==> flow/design.v <==
module binary2deg(
	input i_clk,
	input i_rst,
	input i_start,
	input[63:0] i_decimal,
	input[3:0] i_frccnt,
	output[13:0] o_deg,
	output o_finished
	);
enum {IDLE,D2B1,D2B2,SHIFT,B2D,END} state_w,state_r;
logic[13:0] deg_w,deg_r;
logic[21:0] devider_w,devider_r;
logic[34:0] tmp_w,tmp_r;
logic[63:0] decimal_w,decimal_r;
logic[21:0] binary_w,binary_r;
logic[3:0] cnt_w,cnt_r;
logic[3:0] frccnt_w,frccnt_r;
logic finished;
assign o_finished = finished;
assign o_deg = deg_r;
always@(*) begin
	deg_w = deg_r;
	devider_w = devider_r;
	tmp_w = tmp_r;
	decimal_w = decimal_r;
	binary_w = binary_r;
	cnt_w = cnt_r;
	frccnt_w = frccnt_r;
	state_w = state_r;
	finished = 0;
	case(state_r)
		IDLE: begin
			if(i_start) begin
				state_w = D2B1;
				decimal_w = i_decimal;
				frccnt_w = i_frccnt;
				tmp_w = 0;
			end
			else begin
				state_w = state_r;
				decimal_w = 0;
			end
			binary_w = 0;
			devider_w = 22'b101101000000000000000;
			finished = 0;
		end
		D2B1: begin
			if(decimal_r[3:0] < 10) begin
				tmp_w = (tmp_r >> 4)+(tmp_r >> 5)+(tmp_r >> 8)+(tmp_r >> 9)+(tmp_r >> 12)+(tmp_r >> 13)+{18'd0,decimal_r[3:0],13'd0};
				state_w = state_r;
			end
			else begin
				tmp_w = tmp_r;
				state_w = D2B2;
			end
			decimal_w = decimal_r >> 4;
		end
		D2B2: begin
			if(cnt_r == (frccnt_r - 1)) begin
				state_w = SHIFT;
				cnt_w = 0;
			end
			else begin
				state_w = state_r;
				cnt_w = cnt_r + 1;
			end
			tmp_w = (tmp_r >> 4)+(tmp_r >> 5)+(tmp_r >> 8)+(tmp_r >> 9)+(tmp_r >> 12)+(tmp_r >> 13)+{18'd0,decimal_r[3:0],13'd0};
			decimal_w = decimal_r >> 4;
		end
		SHIFT: begin
			tmp_w = (tmp_r << 3) + (tmp_r << 1);
			if(cnt_r == (frccnt_r - 2)) begin
				state_w = B2D;
				binary_w = tmp_w[21:0];
				cnt_w = 0;
			end
			else begin
				state_w = state_r;
				cnt_w = cnt_r + 1;
			end
		end
		B2D: begin
			if(cnt_r == 13) begin
				state_w = END;
				cnt_w = 0;
			end
			else begin
				state_w = state_r;
				cnt_w = cnt_r + 1;
			end
			if(binary_r < devider_r) begin
				deg_w = {deg_r[12:0],1'b0};
				binary_w = binary_r;
			end
			else begin
				deg_w = {deg_r[12:0],1'b1};
				binary_w = binary_r - devider_r;
			end
			devider_w = devider_r >> 1;
			finished = 0;
		end
		END: begin
			finished = 1;
			state_w = IDLE;
		end
	endcase
end
always@(posedge i_clk or negedge i_rst) begin
	if(!i_rst) begin
		devider_r <= 22'b0101101000000000000000;
		binary_r <= 0;
		deg_r <= 0;
		cnt_r <= 0;
		state_r <= IDLE;
		decimal_r <= 64'd0;
		tmp_r <= 35'd0;
		frccnt_r <= 0;
	end
	else begin
		devider_r <= devider_w;
		binary_r <= binary_w;
		deg_r <= deg_w;
		cnt_r <= cnt_w;
		state_r <= state_w;
		decimal_r <= decimal_w;
		tmp_r <= tmp_w;
		frccnt_r <= frccnt_w;
	end
end
endmodule
module synchro(
	input i_clk,
	input i_rst,
	input i_write,
	input[7:0] i_char,
	output o_full,
	output o_check,
	output[14 - 1:0] o_deg
	);
integer i;
enum {IDLE,IDT,DATA,DEG,CHECK} state_w,state_r;
logic[7:0] cnt_w,cnt_r;
logic[7:0] char_w[7:0],char_r[7:0];
logic[2:0] r_w,r_r,w_w,w_r;
logic[7:0] char;
logic[7:0] check_w,check_r;
logic[7:0] checksum_w,checksum_r,tmp;
logic check;
logic[23:0] SI_w,SI_r;
logic[3:0] pos;
enum {INT,FRC} dstate_w,dstate_r;
logic[63:0] decimal_w,decimal_r;
logic[13:0] deg,deg_w,deg_r;
logic[3:0] frccnt_w,frccnt_r;
logic finished;
binary2deg xbinary2deg(.i_clk(i_clk),.i_rst(i_rst),.i_start(check && (pos == 1)),.i_decimal(decimal_r),.i_frccnt(frccnt_r),.o_deg(deg),.o_finished(finished));
assign o_full = ((w_r + 1) == r_r)? 1 : 0;
assign o_check = check;
assign o_deg = deg_r;
always@(*) begin
	for(i = 0; i < 8; i = i + 1) begin
		char_w[i] = char_r[i];
	end
	if(i_write) begin
		w_w = w_r + 1;
		char_w[w_r] = i_char;
	end
	else begin
		w_w = w_r;
	end
	if(w_r != r_r) begin
		char = char_r[r_r];
		r_w = r_r + 1;
	end
	else begin
		char = 0;
		r_w = r_r;
	end
end
always@(*) begin
	pos = 0;
	case(SI_r)
		{"H","D","G"} : begin
			pos = 1;
		end
		{"H","D","T"} : begin
			pos = 1;
		end
	endcase
end
always@(*) begin
	if(finished)
		deg_w = deg;
	else
		deg_w = deg_r;
end
always@(*) begin
	check = 0;
	checksum_w = checksum_r;
	SI_w = SI_r;
	decimal_w = decimal_r;
	tmp = 0;
	frccnt_w = frccnt_r;
	state_w = state_r;
	dstate_w = dstate_r;
	cnt_w = cnt_r;
	check_w = check_r;
	if(w_r != r_r) begin
		case(state_r)
			IDLE: begin
				check_w = 0;
				decimal_w = 0;
				frccnt_w = 0;
				dstate_w = INT;
				if(char == "$") begin
					state_w = IDT;
				end
				else begin
					state_w = state_r;
				end
				cnt_w = 0;
			end
			IDT: begin
				if(cnt_r == 4) begin
					state_w = DATA;
					cnt_w = 0;
					SI_w = (SI_r << 8) + {16'd0,char};
				end
				else if(cnt_r > 1) begin
					state_w = state_r;
					cnt_w = cnt_r + 1;
					SI_w = (SI_r << 8) + {16'd0,char};
				end
				else begin
					state_w = state_r;
					SI_w = SI_r;
					cnt_w = cnt_r + 1;
				end
				check_w = check_r ^ char;
			end
			DATA: begin
				if(char == "*") begin
					state_w = CHECK;
					cnt_w = 0;
					check_w = check_r;
				end
				else if(char == ",") begin
					cnt_w = cnt_r + 1;
					check_w = check_r ^ char;
					if(cnt_r == (pos - 1)) begin
						state_w = DEG;
					end
					else begin
						state_w = state_r;
					end
				end
				else begin
					state_w = state_r;
					cnt_w = cnt_r;
					check_w = check_r ^ char;
				end
			end
			DEG: begin
				tmp = char - "0";
				if(char == ".") begin
					dstate_w = FRC;
					state_w = state_r;
					cnt_w = cnt_r;
					frccnt_w = frccnt_r;
					decimal_w = (decimal_r << 4) + {60'd0,tmp[3:0]};
				end
				else if(char == ",") begin
					dstate_w = INT;
					state_w = DATA;
					cnt_w = cnt_r;
					frccnt_w = frccnt_r;
					decimal_w = decimal_r;
				end
				else begin
					state_w = state_r;
					dstate_w = dstate_r;
					cnt_w = cnt_r;
					decimal_w = (decimal_r << 4) + {60'd0,tmp[3:0]};
					if(dstate_r == FRC) begin
						frccnt_w = frccnt_r;
					end
					else begin
						frccnt_w = frccnt_r + 1;
					end
				end
				check_w = check_r ^ char;
			end
			CHECK: begin
				if(char == 8'hd) begin
					state_w = IDLE;
					cnt_w = 0;
					if(check_r == checksum_r) begin
						check = 1;
					end
					else begin
						check = 0;
					end
				end
				else begin
					if((char > "/") && (char < ":")) begin
						tmp = char - "0";
						checksum_w = cnt_r == 0 ? {tmp[3:0],4'd0} : {checksum_r[7:4],tmp[3:0]};
					end
					else if((char > "@") && (char < "G")) begin
						tmp = char - "A" + 8'd10;
						checksum_w = cnt_r == 0 ? {tmp[3:0],4'd0} : {checksum_r[7:4],tmp[3:0]};
					end
					else begin
						checksum_w = checksum_r;
					end
					cnt_w = cnt_r + 1;
				end
			end
		endcase
	end
	else begin
		state_w = state_r;
		cnt_w = cnt_r;
		checksum_w = checksum_r;
		check_w = check_r;
	end
end
always@(posedge i_clk or negedge i_rst) begin
	if(!i_rst) begin
		state_r <= IDLE;
		dstate_r <= INT;
		cnt_r <= 0;
		deg_r <= 0;
		checksum_r <= 0;
		check_r <= 0;
		SI_r <= 0;
		r_r <= 0;
		w_r <= 0;
		decimal_r <= 0;
		frccnt_r <= 0;
		for(i = 0; i < 8; i = i + 1) begin
			char_r[i] <= 0;
		end
	end
	else begin
		state_r <= state_w;
		dstate_r <= dstate_w;
		cnt_r <= cnt_w;
		deg_r <= deg_w;
		checksum_r <= checksum_w;
		check_r <= check_w;
		SI_r <= SI_w;
		r_r <= r_w;
		w_r <= w_w;
		decimal_r <= decimal_w;
		frccnt_r <= frccnt_w;
		for(i = 0; i < 8; i = i + 1) begin
			char_r[i] <= char_w[i];
		end
	end
end
endmodule
Settings: LEC_CHECK=0, CAP_MARGIN=20, CORE_MARGIN=2, CORE_UTILIZATION=40, SLEW_MARGIN=20; clock period 6.98 ns.
run.sh (not shown) runs the stock make flow with config.mk's settings and CLKGATE_MAP_FILE=.
The first run completed without violations.
Edit:
- ABC_AREA: unset -> 1
- CAP_MARGIN: 20 -> 15
- CTS_CLUSTER_SIZE: unset -> 95
- HOLD_SLACK_MARGIN: unset -> -0.06
- PLACE_DENSITY_LB_ADDON: unset -> 0.22
- clock period: 6.98 -> 10.0 ns (I/O delays scaled with it)
Power fell by a quarter to a third.
Clock power fell by a quarter to a third.
Final area rose by a few percent.
Sequential cell count is unchanged.
Combinational power fell by well over a third.
Edit:
- CAP_MARGIN: 15 -> 10
- CELL_PAD_IN_SITES_DETAIL_PLACEMENT: unset -> 2
- CELL_PAD_IN_SITES_GLOBAL_PLACEMENT: unset -> 2
- CORE_ASPECT_RATIO: unset -> 1.08
- CORE_UTILIZATION: 40 -> 37
- CTS_CLUSTER_DIAMETER: unset -> 49
- CTS_CLUSTER_SIZE: 95 -> 91
- GPL_ROUTABILITY_DRIVEN: unset -> 0
- HOLD_SLACK_MARGIN: -0.06 -> unset
- MAX_ROUTING_LAYER: unset -> met5
- PLACE_DENSITY_LB_ADDON: 0.22 -> unset
- SETUP_SLACK_MARGIN: unset -> 0.24
- SLEW_MARGIN: 20 -> 40
- TNS_END_PERCENT: unset -> 95
After rerunning: The new run finished with timing, DRC and antenna clean; worst setup slack is worse by 150 ps; area after synthesis stays the same; wire length grows by 30%; power grows by 13%; maximum frequency shrinks by 2.5%; utilization shrinks by 2.4 points; count of clock-buffer cells in the layout grows by 4.
Edit:
- ABC_AREA: 1 -> unset
- CAP_MARGIN: 10 -> 20
- CELL_PAD_IN_SITES_DETAIL_PLACEMENT: 2 -> unset
- CELL_PAD_IN_SITES_GLOBAL_PLACEMENT: 2 -> unset
- CORE_ASPECT_RATIO: 1.08 -> unset
- CORE_UTILIZATION: 37 -> 72
- CTS_CLUSTER_DIAMETER: 49 -> unset
- CTS_CLUSTER_SIZE: 91 -> unset
- GPL_ROUTABILITY_DRIVEN: 0 -> unset
- MAX_ROUTING_LAYER: met5 -> unset
- PLACE_DENSITY_LB_ADDON: unset -> 0.0
- SETUP_SLACK_MARGIN: 0.24 -> 1.36
- SLEW_MARGIN: 40 -> 20
- TNS_END_PERCENT: 95 -> unset
- clock period: 10.0 -> 4.81 ns (I/O delays scaled with it)
Now the flow completed and failed the layout checks on capacitance limit, slew limit, setup timing.
Maximum frequency fell by 1.7%.
Setup slack got worse by 5300 ps.
First-iteration DRC count rose to 5.5 times its value.
Synthesized cell count decreases by 20%.
Count of clock-buffer cells in the layout falls by 10.
Design area came out higher by 7.6%.
Wire length rises by 14%.
Non-clock buffer count rises by 317.
Edit:
- ABC_AREA: unset -> 1
- CORE_UTILIZATION: 72 -> 70
- CTS_CLUSTER_DIAMETER: unset -> 256
- PLACE_DENSITY_LB_ADDON: 0.0 -> unset
- SETUP_SLACK_MARGIN: 1.36 -> unset
Effect: Now the flow finished but fails on setup timing. Worst setup slack got worse by 130 ps. Register-to-register slack got worse by 130 ps. Sequential power shrinks by a few percent. Critical path depth rises by 2. Power fell by about a fifth. Cell count increases by about a fifth. Core utilization is lower by 7.0 points. Die area rises by a few percent. Hold slack gets better by 42 ps. Area after synthesis rises by a few percent.
Edit:
- ABC_AREA: 1 -> unset
- CORE_UTILIZATION: 70 -> 67
- CTS_CLUSTER_DIAMETER: 256 -> unset
- clock period: 4.81 -> 4.73 ns (I/O delays scaled with it)
The new run completed, yet does not pass: setup timing; die size goes up by 0.35%; wire length goes down by 26%; non-clock buffer count goes down by 16; clock skew goes down by 25 ps; setup slack gains 510 ps; area after synthesis goes down by 3.9%; sequential power goes up by about 2%; utilization goes down by 5.8 points; global-route usage goes down by 7.0 points; total power goes up by 1.0%.
No activity file was given, so power comes from the tool's default toggle rates.
